==> inputs of tundra <==
Design mapper, start of the top module:
module mapper #(
    parameter DIM4_WIDTH = 8,  
    parameter DIM3_WIDTH = 8, 
    parameter DIM2_WIDTH = 8,  
    parameter DIM1_WIDTH = 8,
    parameter IDX4_WIDTH = 8,  
    parameter IDX3_WIDTH = 8, 
    parameter IDX2_WIDTH = 8,  
    parameter IDX1_WIDTH = 8,
    parameter ROW_MAJOR = 1,   
    parameter ADDR_WIDTH = 32 
)( 
    input  logic                        clk,            
    input  logic                        rst,            
    input  logic [DIM4_WIDTH - 1:0]     dim4, 
    input  logic [DIM3_WIDTH - 1:0]     dim3, 
    input  logic [DIM2_WIDTH - 1:0]     dim2,
    input  logic [DIM1_WIDTH - 1:0]     dim1,
    input  logic [IDX4_WIDTH - 1:0]     idx4,
    input  logic [IDX3_WIDTH - 1:0]     idx3, 
    input  logic [IDX2_WIDTH - 1:0]     idx2,
    input  logic [IDX1_WIDTH - 1:0]     idx1,
    input  logic [ADDR_WIDTH - 1:0]     base_addr,
    output logic [ADDR_WIDTH - 1:0]     addr
);
clock: 20.0 ns
lec_check: 0
abc_area: 1
cap_margin: 20
cell_pad_in_sites_detail_placement: 2
core_margin: 5
core_utilization: 38
cts_cluster_diameter: 288
max_routing_layer: met4
min_routing_layer: met1
place_density: 0.77
setup_slack_margin: 2.52
slew_margin: 0
tns_end_percent: 55
run.sh (not shown) runs the stock make flow with config.mk's settings and CLKGATE_MAP_FILE=.
==> fjord (differences from tundra) <==
==> flow/config.mk (replaced) <==
export PLATFORM = sky130hd
export DESIGN_NAME = mapper
export DESIGN_NICKNAME = mapper
export VERILOG_FILES = /design/flow/design.v
export SDC_FILE = /design/flow/constraint.sdc
export NUM_CORES = 4
export LEC_CHECK = 0
export ABC_AREA = 1
export CAP_MARGIN = 20
export CORE_MARGIN = 2
export CORE_UTILIZATION = 40
export CTS_CLUSTER_DIAMETER = 80
export CTS_CLUSTER_SIZE = 28
export MAX_ROUTING_LAYER = met4
export SLEW_MARGIN = 20
==> flow/constraint.sdc (replaced) <==
create_clock -name core_clock -period 12.0 [get_ports {clk}]
set_input_delay 2.4000 -clock core_clock [delete_from_list [all_inputs] [get_ports {clk}]]
set_output_delay 2.4000 -clock core_clock [all_outputs]
set_load 0.01 [all_outputs]
==> willow (differences from tundra) <==
==> flow/config.mk (replaced) <==
export PLATFORM = sky130hd
export DESIGN_NAME = mapper
export DESIGN_NICKNAME = mapper
export VERILOG_FILES = /design/flow/design.v
export SDC_FILE = /design/flow/constraint.sdc
export NUM_CORES = 4
export LEC_CHECK = 0
export CAP_MARGIN = 20
export CORE_MARGIN = 2
export CORE_UTILIZATION = 65
export CTS_CLUSTER_DIAMETER = 343
export CTS_CLUSTER_SIZE = 35
export SLEW_MARGIN = 20
==> flow/constraint.sdc (replaced) <==
create_clock -name core_clock -period 9.23 [get_ports {clk}]
set_input_delay 1.8460 -clock core_clock [delete_from_list [all_inputs] [get_ports {clk}]]
set_output_delay 1.8460 -clock core_clock [all_outputs]
set_load 0.01 [all_outputs]
==> sierra (differences from tundra) <==
==> flow/config.mk (replaced) <==
export PLATFORM = sky130hd
export DESIGN_NAME = mapper
export DESIGN_NICKNAME = mapper
export VERILOG_FILES = /design/flow/design.v
export SDC_FILE = /design/flow/constraint.sdc
export NUM_CORES = 4
export LEC_CHECK = 0
export CAP_MARGIN = 20
export CORE_MARGIN = 2
export CORE_UTILIZATION = 65
export MAX_ROUTING_LAYER = met4
export SETUP_SLACK_MARGIN = -0.59
export SLEW_MARGIN = 20
==> flow/constraint.sdc (replaced) <==
create_clock -name core_clock -period 7.96 [get_ports {clk}]
set_input_delay 1.5920 -clock core_clock [delete_from_list [all_inputs] [get_ports {clk}]]
set_output_delay 1.5920 -clock core_clock [all_outputs]
set_load 0.01 [all_outputs]
==> summary of the runs <==
- sierra finished but fails on setup timing. tundra never finished: it broke off in 5_1_grt. fjord finished clean. willow completed with no timing, DRC or antenna violations.
- Clock skew: willow is higher than fjord (0.0017 ns).
- Against willow, the setup slack of sierra is lower by 0.64 ns.
- Non-clock buffer count: willow is lower than sierra (10).
- First-iteration DRC count: sierra is larger than willow (about 5.4%).
- Utilization: fjord < willow < sierra.

---

==> nickel: inputs <==
==> flow/design.v <==
module mapper #(
    parameter DIM4_WIDTH = 8,  
    parameter DIM3_WIDTH = 8, 
    parameter DIM2_WIDTH = 8,  
    parameter DIM1_WIDTH = 8,
    parameter IDX4_WIDTH = 8,  
    parameter IDX3_WIDTH = 8, 
    parameter IDX2_WIDTH = 8,  
    parameter IDX1_WIDTH = 8,
    parameter ROW_MAJOR = 1,   
    parameter ADDR_WIDTH = 32 
)( 
    input  logic                        clk,            
    input  logic                        rst,            
    input  logic [DIM4_WIDTH - 1:0]     dim4, 
    input  logic [DIM3_WIDTH - 1:0]     dim3, 
    input  logic [DIM2_WIDTH - 1:0]     dim2,
    input  logic [DIM1_WIDTH - 1:0]     dim1,
    input  logic [IDX4_WIDTH - 1:0]     idx4,
    input  logic [IDX3_WIDTH - 1:0]     idx3, 
    input  logic [IDX2_WIDTH - 1:0]     idx2,
    input  logic [IDX1_WIDTH - 1:0]     idx1,
    input  logic [ADDR_WIDTH - 1:0]     base_addr,
    output logic [ADDR_WIDTH - 1:0]     addr
);
    logic [ADDR_WIDTH - 1:0] mult1_result, mult2_result, mult3_result;
    logic [ADDR_WIDTH - 1:0] dim3_dim2_dim1, dim2_dim1;
    logic [ADDR_WIDTH - 1:0] addr_temp;
    generate
        if (ROW_MAJOR) begin : row_major_block
            always_ff @(posedge clk or posedge rst) begin
                if (rst) begin
                    dim2_dim1 <= '0;
                    dim3_dim2_dim1 <= '0;
                end else begin
                    dim2_dim1 <= dim2 * dim1;
                    dim3_dim2_dim1 <= dim3 * dim2 * dim1;
                end
            end
            always_ff @(posedge clk or posedge rst) begin
                if (rst) begin
                    mult1_result <= '0;
                    mult2_result <= '0;
                    mult3_result <= '0;
                end else begin
                    mult1_result <= idx4 * dim3_dim2_dim1;
                    mult2_result <= idx3 * dim2_dim1;
                    mult3_result <= idx2 * dim1;
                end
            end
            always_ff @(posedge clk or posedge rst) begin
                if (rst) begin
                    addr_temp <= '0;
                end else begin
                    addr_temp <= base_addr + mult1_result + mult2_result + mult3_result + idx1;
                end
            end
        end else begin : column_major_block
            always_ff @(posedge clk or posedge rst) begin
                if (rst) begin
                    dim2_dim1 <= '0;
                    dim3_dim2_dim1 <= '0;
                end else begin
                    dim2_dim1 <= dim2 * dim1;
                    dim3_dim2_dim1 <= dim3 * dim2 * dim1;
                end
            end
            always_ff @(posedge clk or posedge rst) begin
                if (rst) begin
                    mult1_result <= '0;
                    mult2_result <= '0;
                    mult3_result <= '0;
                end else begin
                    mult1_result <= idx4 * dim3_dim2_dim1;
                    mult2_result <= idx3 * dim2_dim1;
                    mult3_result <= idx1 * dim2;
                end
            end
            always_ff @(posedge clk or posedge rst) begin
                if (rst) begin
                    addr_temp <= '0;
                end else begin
                    addr_temp <= base_addr + mult1_result + mult2_result + mult3_result + idx2;
                end
            end
        end
    endgenerate
    assign addr = addr_temp;
endmodule
==> flow/run.sh <==
#!/bin/bash
# the make line also repeats each setting of config.mk as NAME=value (left out here)
make -C /OpenROAD-flow-scripts/flow DESIGN_CONFIG=/design/flow/config.mk WORK_HOME=/design/flow/orfs CLKGATE_MAP_FILE= finish
==> flow/config.mk <==
export PLATFORM = sky130hd
export DESIGN_NAME = mapper
export DESIGN_NICKNAME = mapper
export VERILOG_FILES = /design/flow/design.v
export SDC_FILE = /design/flow/constraint.sdc
export NUM_CORES = 4
export LEC_CHECK = 0
export CAP_MARGIN = 20
export CORE_MARGIN = 2
export CORE_UTILIZATION = 72
export CTS_CLUSTER_SIZE = 39
export PLACE_DENSITY_LB_ADDON = 0.01
export SETUP_SLACK_MARGIN = 0.75
export SLEW_MARGIN = 20
==> flow/constraint.sdc <==
create_clock -name core_clock -period 8.09 [get_ports {clk}]
set_input_delay 1.6180 -clock core_clock [delete_from_list [all_inputs] [get_ports {clk}]]
set_output_delay 1.6180 -clock core_clock [all_outputs]
set_load 0.01 [all_outputs]
==> inputs of xenon, as changes to nickel <==
CORE_UTILIZATION = 40   (was 72)
CTS_CLUSTER_SIZE = default   (was 39)
PLACE_DENSITY_LB_ADDON = default   (was 0.01)
SETUP_SLACK_MARGIN = 2.61   (was 0.75)
==> flow/constraint.sdc (replaced) <==
create_clock -name core_clock -period 11.2 [get_ports {clk}]
set_input_delay 2.2400 -clock core_clock [delete_from_list [all_inputs] [get_ports {clk}]]
set_output_delay 2.2400 -clock core_clock [all_outputs]
set_load 0.01 [all_outputs]
==> inputs of raven, as changes to nickel <==
CAP_MARGIN = 0   (was 20)
CTS_CLUSTER_SIZE = default   (was 39)
HOLD_SLACK_MARGIN = -0.1   (was default)
PLACE_DENSITY_LB_ADDON = default   (was 0.01)
SETUP_SLACK_MARGIN = default   (was 0.75)
==> flow/constraint.sdc (replaced) <==
create_clock -name core_clock -period 6.22 [get_ports {clk}]
set_input_delay 1.2440 -clock core_clock [delete_from_list [all_inputs] [get_ports {clk}]]
set_output_delay 1.2440 -clock core_clock [all_outputs]
set_load 0.01 [all_outputs]
==> comparison table <==
Cell count along the critical path: nickel 34; xenon 31; raven 32
Final setup violation count: nickel 10; xenon 0; raven 18
Number of clock buffer instances in the layout: nickel 20; xenon 20; raven 18
Number of warnings in the stage logs: nickel 38; xenon 37; raven 41
Run status: nickel complete, but fails checks; xenon complete, no violations; raven complete, but fails checks
Layout check failures: nickel negative setup slack; xenon -; raven negative setup slack
Detail Route met3 WL: nickel 3950 um; xenon 2186 um; raven 5277 um
Number of optimization iterations in the first detailed-route pass: nickel 16; xenon 7; raven 9
M3 GR Usage: nickel 4.352%; xenon 2.341%; raven 5.769%
Final Util: nickel 82.92%; xenon 46.14%; raven 85.96%
Via count: nickel 20100; xenon 18990; raven 21160
Fraction of area in registers: nickel 11.96%; xenon 11.92%; raven 11.53%
Routed WL: nickel 61700 um; xenon 60680 um; raven 69630 um
Post-Place Cell Area: nickel 0.02913 mm^2; xenon 0.02880 mm^2; raven 0.02980 mm^2
Total number of placement rows: nickel 70; xenon 94; raven 70
Crit Path Max Fanout: nickel 6; xenon 7; raven 6
Number of tap instances: nickel 468; xenon 864; raven 468

---

==> zinc <==
RTL: the design.v shown in full above, as it stands there.
Settings: LEC_CHECK=0, CAP_MARGIN=20, CORE_MARGIN=2, CORE_UTILIZATION=58, SLEW_MARGIN=20; clock period 6.22 ns.
==> maple: changes against zinc <==
Settings changed: ABC_AREA set to 1, CORE_UTILIZATION 58 to 65, CTS_CLUSTER_DIAMETER set to 375, CTS_CLUSTER_SIZE set to 100, TNS_END_PERCENT set to 10.
==> flow/constraint.sdc (replaced) <==
create_clock -name core_clock -period 10.1 [get_ports {clk}]
set_input_delay 2.0200 -clock core_clock [delete_from_list [all_inputs] [get_ports {clk}]]
set_output_delay 2.0200 -clock core_clock [all_outputs]
set_load 0.01 [all_outputs]
==> yarrow: changes against zinc <==
Settings changed: CORE_UTILIZATION 58 to 57, SETUP_SLACK_MARGIN set to 2.13.
==> flow/constraint.sdc (replaced) <==
create_clock -name core_clock -period 7.96 [get_ports {clk}]
set_input_delay 1.5920 -clock core_clock [delete_from_list [all_inputs] [get_ports {clk}]]
set_output_delay 1.5920 -clock core_clock [all_outputs]
set_load 0.01 [all_outputs]
==> metrics.csv <==
metric,value,unit
clk_share,1.92,%
worst_slack,-0.504,ns
crit_required,8.31,ns
final.signal_inverter_count,453,
so_faults,negative setup slack,
die_area,48000,sq um
common_cells,"fa_1 (455), inv_1 (453), and2_1 (345)",
adder_share,49.9,%
outcome,finished with violations,
relSlewSlack,41.0,%
rsz0062_at_grt,true,
finalSetupViolations,10,
fin_cells,3616,
# the run above: yarrow

==> metrics.csv <==
metric,value,unit
relSlewSlack,21.5,%
worst_slack,0.838,ns
nMultiInputCombCells,2611,
path_depth,31,
top_area_cell,fa_1,
outcome,finished clean,
adder_share,45.6,%
drtIter0Drc,1315,
combGateArea,21100,sq um
crit_required,10.50,ns
clk_share,1.98,%
synth_flops,144,
grt_use_met1,40.3,%
finalSetupViolations,0,
final.signal_inverter_count,993,
# the run above: maple

==> metrics.csv <==
metric,value,unit
outcome,finished with violations,
so_faults,negative setup slack,
common_cells,"fa_1 (455), inv_1 (453), and2_1 (345)",
rsz0062_at_grt,true,
finalSetupViolations,17,
whs,0.481,ns
clk_share,1.92,%
fin_cells,3678,
worst_slack,-1.96,ns
crit_required,6.60,ns
die_area,47200,sq um
relSlewSlack,54.4,%
# the run above: zinc


---

==> build 34 <==
Starts from the design.v that is shown in full above.
clock: 12.0 ns
lec_check: 0
cap_margin: 25
cell_pad_in_sites_global_placement: 2
core_aspect_ratio: 1.75
core_margin: 2
core_utilization: 40
cts_cluster_size: 49
gpl_routability_driven: 0
gpl_timing_driven: 0
max_routing_layer: met5
place_density_lb_addon: 0.23
slew_margin: 30
tns_end_percent: 15
==> trial 48 (differences from build 34) <==
Settings changed: CAP_MARGIN 25 to 20, CELL_PAD_IN_SITES_GLOBAL_PLACEMENT 2 to not set, CORE_ASPECT_RATIO 1.75 to not set, CORE_UTILIZATION 40 to 72, CTS_CLUSTER_SIZE 49 to not set, GPL_ROUTABILITY_DRIVEN 0 to not set, GPL_TIMING_DRIVEN 0 to not set, MAX_ROUTING_LAYER met5 to not set, PLACE_DENSITY_LB_ADDON 0.23 to 0.26, SLEW_MARGIN 30 to 20, TNS_END_PERCENT 15 to not set.
==> flow/constraint.sdc (replaced) <==
create_clock -name core_clock -period 8.04 [get_ports {clk}]
set_input_delay 1.6080 -clock core_clock [delete_from_list [all_inputs] [get_ports {clk}]]
set_output_delay 1.6080 -clock core_clock [all_outputs]
set_load 0.01 [all_outputs]
==> Slide: Implementation Results <==
Synthesis and Place & Route Summary

Outcome
  – Status: no timing/DRC/antenna violations

Route
  – Total via count in the routed design: 19300
  – Wire per inst: 19.6 microns
  – Number of detailed-routing iterations run before antenna repair: 4

STA
  – Hold Slack: approximately 0.50 ns

Finish
  – Non-filler cells in the finished layout: roughly 3800
  – Signal buf overhead: 0.0522

Worst setup path
  – Data arrival, critical path: 11.74 ns
  – Worst R2R Setup Slack: 6.82 ns
  – Top cell by count, worst path: sky130_fd_sc_hd__fa_1

Place
  – DP HPWL: approximately 64 mm
  – Port Buffers: 120

GRT
  – Via count of the first global-routing pass: 21500
  – Global router's overall resource usage: 0.228

Clock tree
  – Clock network latency to the later pin of the worst-skew pair: between 0.4 and 0.5 ns
# the run above: build 34

==> Slide: Implementation Results <==
Synthesis and Place & Route Summary

GRT
  – Global router's overall resource usage: 0.349
  – Via count of the first global-routing pass: 22500

STA
  – Number of setup violations in the final report: 10
  – Post-route worst setup slack: -0.635 ns
  – Hold Slack: 0.494 ns

Worst setup path
  – Data arrival, critical path: 9.04 ns
  – Top cell by count, worst path: sky130_fd_sc_hd__a21o_1

Finish
  – Signal buf overhead: 0.0761
  – Non-filler cells in the finished layout: 3461

Outcome
  – Layout violations: setup timing
  – Status: failed layout checks

Place
  – DP HPWL: 50.3 mm
  – Port Buffers: about 120

Route
  – Total via count in the routed design: slightly above 20000
  – Wire per inst: 18.3 microns
# the run above: trial 48

